Setup of job 101:
==> flow/design.v <==
module half_addr(
    input a,
    input b,
    output sum,
    output carry  
);
assign sum = a ^ b;
assign carry = a & b;
endmodule
module full_addr(
    input a,
    input b,
    input cin,  
    output sum,
    output carry  
);
assign sum = a ^ b ^ cin;
assign carry = (a & b) | (cin & (a ^ b));
endmodule
module i4_addr(
    input  [3:0] a,           
    input  [3:0] b,           
    input        cin,         
    input        valid_in,    
    output [3:0] sum,         
    output       group_g,     
    output       group_p,     
    output       ready_out    
);
wire [3:0] g, p;
assign g = a & b;           
assign p = a | b;           
wire c1, c2, c3;
assign c1 = g[0] | (p[0] & cin);
assign c2 = g[1] | (p[1] & g[0]) | (p[1] & p[0] & cin);
assign c3 = g[2] | (p[2] & g[1]) | (p[2] & p[1] & g[0]) | (p[2] & p[1] & p[0] & cin);
assign group_g = g[3] | (p[3] & g[2]) | (p[3] & p[2] & g[1]) | (p[3] & p[2] & p[1] & g[0]);
assign group_p = p[3] & p[2] & p[1] & p[0];
assign sum[0] = a[0] ^ b[0] ^ cin;
assign sum[1] = a[1] ^ b[1] ^ c1;
assign sum[2] = a[2] ^ b[2] ^ c2;
assign sum[3] = a[3] ^ b[3] ^ c3;
reg ready_out_reg;
always @(*) begin
    if (valid_in) begin
        ready_out_reg = 1'b1;
    end else begin
        ready_out_reg = 1'b0;
    end
end
assign ready_out = ready_out_reg;
endmodule
module i8_addr(
    input  [7:0] a,           
    input  [7:0] b,           
    input        cin,         
    input        valid_in,    
    output [7:0] sum,         
    output       group_g,     
    output       group_p,     
    output       ready_out    
);
wire [3:0] a_low  = a[3:0];
wire [3:0] a_high = a[7:4];
wire [3:0] b_low  = b[3:0];
wire [3:0] b_high = b[7:4];
wire c4;                
wire g_low, p_low;      
wire g_high, p_high;    
wire ready_low, ready_high;
i4_addr cla_low(
    .a(a_low), .b(b_low), .cin(cin), .valid_in(valid_in),
    .sum(sum[3:0]), .group_g(g_low), .group_p(p_low), .ready_out(ready_low)
);
i4_addr cla_high(
    .a(a_high), .b(b_high), .cin(c4), .valid_in(valid_in),
    .sum(sum[7:4]), .group_g(g_high), .group_p(p_high), .ready_out(ready_high)
);
assign c4 = g_low | (p_low & cin);
assign group_g = g_high | (p_high & g_low);
assign group_p = p_high & p_low;
assign ready_out = ready_low & ready_high;
endmodule
module i16_add(
    input  [15:0] a,          
    input  [15:0] b,          
    input        valid_in,    
    output [15:0] sum,        
    output       carry_out,   
    output       ready_out    
);
wire [7:0] a_low  = a[7:0];   
wire [7:0] a_high = a[15:8];  
wire [7:0] b_low  = b[7:0];
wire [7:0] b_high = b[15:8];
wire c0, c8;                
wire g_low, p_low;          
wire g_high, p_high;        
wire ready_low, ready_high; 
assign c0 = 1'b0;           
i8_addr cla_low_8bit(
    .a(a_low), .b(b_low), .cin(c0), .valid_in(valid_in),
    .sum(sum[7:0]), .group_g(g_low), .group_p(p_low), .ready_out(ready_low)
);
i8_addr cla_high_8bit(
    .a(a_high), .b(b_high), .cin(c8), .valid_in(valid_in),
    .sum(sum[15:8]), .group_g(g_high), .group_p(p_high), .ready_out(ready_high)
);
assign c8 = g_low | (p_low & c0);                   
assign carry_out = g_high | (p_high & g_low) | (p_high & p_low & c0);  
assign ready_out = ready_low & ready_high;
endmodule
module i16_sub(
    input  [15:0] a,          
    input  [15:0] b,          
    input        valid_in,    
    output [15:0] diff,       
    output       borrow_out,  
    output       ready_out    
);
wire [15:0] b_neg = ~b;  
wire [7:0] a_low  = a[7:0];
wire [7:0] a_high = a[15:8];
wire [7:0] b_low  = b_neg[7:0];
wire [7:0] b_high = b_neg[15:8];
wire c0, c8;               
wire g_low, p_low;         
wire g_high, p_high;       
wire ready_low, ready_high;
wire carry_result;
assign c0 = 1'b1;           
i8_addr cla_low_8bit(
    .a(a_low), .b(b_low), .cin(c0), .valid_in(valid_in),
    .sum(diff[7:0]), .group_g(g_low), .group_p(p_low), .ready_out(ready_low)
);
i8_addr cla_high_8bit(
    .a(a_high), .b(b_high), .cin(c8), .valid_in(valid_in),
    .sum(diff[15:8]), .group_g(g_high), .group_p(p_high), .ready_out(ready_high)
);
assign c8 = g_low | (p_low & c0);
assign carry_result = g_high | (p_high & g_low) | (p_high & p_low & c0);
assign borrow_out = ~carry_result;
assign ready_out = ready_low & ready_high;
endmodule
module i16_mul(
    input signed [15:0] a,    
    input signed [15:0] b,    
    input        valid_in,
    output signed [15:0] prod,  
    output       ready_out
);
wire sign_a = a[15];
wire sign_b = b[15];
wire sign_res = sign_a ^ sign_b;
wire [15:0] abs_a = sign_a ? (~a + 1'b1) : a;
wire [15:0] abs_b = sign_b ? (~b + 1'b1) : b;
reg [15:0] abs_prod;
integer i;
always @(*) begin
    abs_prod = 16'd0;
    for(i = 0; i < 16; i = i + 1) begin
        if(abs_b[i]) begin
            abs_prod = abs_prod + (abs_a << i);
        end
    end
end
assign prod = sign_res ? (~abs_prod + 1'b1) : abs_prod;
assign ready_out = valid_in;
endmodule
module i16_div(
    input signed [15:0] a,    
    input signed [15:0] b,    
    input        valid_in,
    output signed [15:0] quot,  
    output       ready_out
);
wire sign_a = a[15];
wire sign_b = b[15];
wire sign_res = sign_a ^ sign_b;
wire [15:0] abs_a = sign_a ? (~a + 1'b1) : a;
wire [15:0] abs_b = sign_b ? (~b + 1'b1) : b;
reg [15:0] abs_quot;
reg [31:0] temp_r;  
integer i;
always @(*) begin
    temp_r = 32'd0;
    if (abs_b == 0) begin
        abs_quot = 16'hFFFF;  
    end else begin
        abs_quot = 16'd0;
        temp_r = 32'd0;
        for(i = 15; i >= 0; i = i - 1) begin
            temp_r = temp_r << 1;
            temp_r[0] = abs_a[i];  
            if(temp_r >= {16'd0, abs_b}) begin
                temp_r = temp_r - {16'd0, abs_b};
                abs_quot[i] = 1'b1;
            end
        end
    end
end
assign quot = sign_res ? (~abs_quot + 1'b1) : abs_quot;
assign ready_out = valid_in;
endmodule
module calc(
    input clk,  
    input rst_n,  
    input [7:0] num,
    input [2:0] op,
    input start,
    output reg [15:0] result,
    output reg [15:0] display_val,  
    output [2:0] led_op,  
    output reg stop
);
reg [15:0] local_result;
reg local_stop;
localparam ADD = 3'd6;
localparam SUB = 3'd5;
localparam MUL = 3'd4;
localparam DIV = 3'd1;
localparam ENT = 3'd2;
localparam CLR = 3'd3;
reg [15:0] a, b;
reg [2:0] local_op;
assign led_op = local_op;  
wire [15:0] res_add, res_sub, res_mul, res_div;
i16_add u_add(.a(a), .b(b), .valid_in(1'b1), .sum(res_add), .carry_out(), .ready_out());
i16_sub u_sub(.a(a), .b(b), .valid_in(1'b1), .diff(res_sub), .borrow_out(), .ready_out());
i16_mul u_mul(.a(a), .b(b), .valid_in(1'b1), .prod(res_mul), .ready_out());
i16_div u_div(.a(a), .b(b), .valid_in(1'b1), .quot(res_div), .ready_out());
localparam S_INPUT_A = 2'b00;
localparam S_INPUT_B = 2'b01;
reg [2:0] state;
always @(posedge clk) begin
	if (~rst_n) begin
    	local_stop <= 0;
        a <= 0;
        b <= 0;
        local_result <= 0;
        display_val <= 0;
        local_op <= 0;
        state <= S_INPUT_A;
    end else begin
        if (~start&local_stop) begin
        local_stop <= 0;
        end else if (start&~local_stop) begin
            case (state)
            S_INPUT_A: begin
                if (op == CLR) begin
                    a <= 0; b <= 0; display_val <= 0; local_result <= 0; local_op <= 0;
                end else if (op == ADD || op == SUB || op == MUL || op == DIV) begin
                    local_op <= op;
                    b <= 0;
                    state <= S_INPUT_B;
                end else if (op == 0) begin
                    a <= a * 16'd10 + {8'd0, num};
                    display_val <= a * 16'd10 + {8'd0, num};
                end
            end
            S_INPUT_B: begin
                if (op == CLR) begin
                    a <= 0; b <= 0; display_val <= 0; local_result <= 0; local_op <= 0;
                    state <= S_INPUT_A;
                end else if (op == ENT) begin
                    case (local_op)
                    ADD: begin local_result <= res_add; display_val <= res_add; end
                    SUB: begin local_result <= res_sub; display_val <= res_sub; end
                    DIV: begin local_result <= res_div; display_val <= res_div; end
                    MUL: begin local_result <= res_mul; display_val <= res_mul; end
                    endcase
                    a <= 0;
                    local_op <= 0;  
                    state <= S_INPUT_A;
                end else if (op == 0) begin
                    b <= b * 16'd10 + {8'd0, num};
                    display_val <= b * 16'd10 + {8'd0, num};
                end
            end
            endcase
            local_stop <= 1;
        end
    end
end
always @(posedge clk) begin
    result <= local_result;
    stop <= local_stop;
end
endmodule
==> flow/config.mk <==
export PLATFORM = sky130hd
export DESIGN_NAME = calc
export DESIGN_NICKNAME = calc
export VERILOG_FILES = /design/flow/design.v
export SDC_FILE = /design/flow/constraint.sdc
export NUM_CORES = 4
export LEC_CHECK = 0
export CAP_MARGIN = 20
export CORE_MARGIN = 2
export CORE_UTILIZATION = 72
export CTS_CLUSTER_SIZE = 10
export HOLD_SLACK_MARGIN = -0.09
export PLACE_DENSITY_LB_ADDON = 0.26
export SLEW_MARGIN = 20
==> flow/constraint.sdc <==
create_clock -name core_clock -period 32.1 [get_ports {clk}]
set_input_delay 6.4200 -clock core_clock [delete_from_list [all_inputs] [get_ports {clk}]]
set_output_delay 6.4200 -clock core_clock [all_outputs]
set_load 0.01 [all_outputs]
run.sh (not shown) runs the stock make flow with config.mk's settings and CLKGATE_MAP_FILE=.
Job 101 terminated abnormally: detailed placement reported DPL-0033.
Modified inputs, job 102 compared to job 101
- CORE_UTILIZATION changed from 72 to 70
- PLACE_DENSITY_LB_ADDON removed (was 0.26)
- CTS_CLUSTER_SIZE removed (was 10)
- PLACE_DENSITY newly set to 0.6
### Flow results
- Across job 101 and job 102, no clean finish was achieved.
- In the summary table, job 102 is marked failed, with error DPL-0038 raised in clock tree synthesis.
- Relative to job 101, the die size of job 102 is higher by 1300 sq um.
- Summary of job 102 over job 101: horizontal die size grew by 1.4%; cell count listed in synth_stat.txt closely matched the old numbers.
Modified inputs, job 103 compared to job 102
- CORE_UTILIZATION changed from 70 to 72
- PLACE_DENSITY removed (was 0.6)
- CTS_CLUSTER_SIZE newly set to 10
- PLACE_DENSITY_LB_ADDON newly set to 0.24
[summary]
Of job 103 and job 102, the run reporting the lower die extent in y was job 103. Max global placement routability congestion across job 103 and job 102: job 103. Job 103 did not run to completion, as it errored out during detailed placement. Relative to job 102, effective utilization at floorplan increased by 2.9 points in job 103.
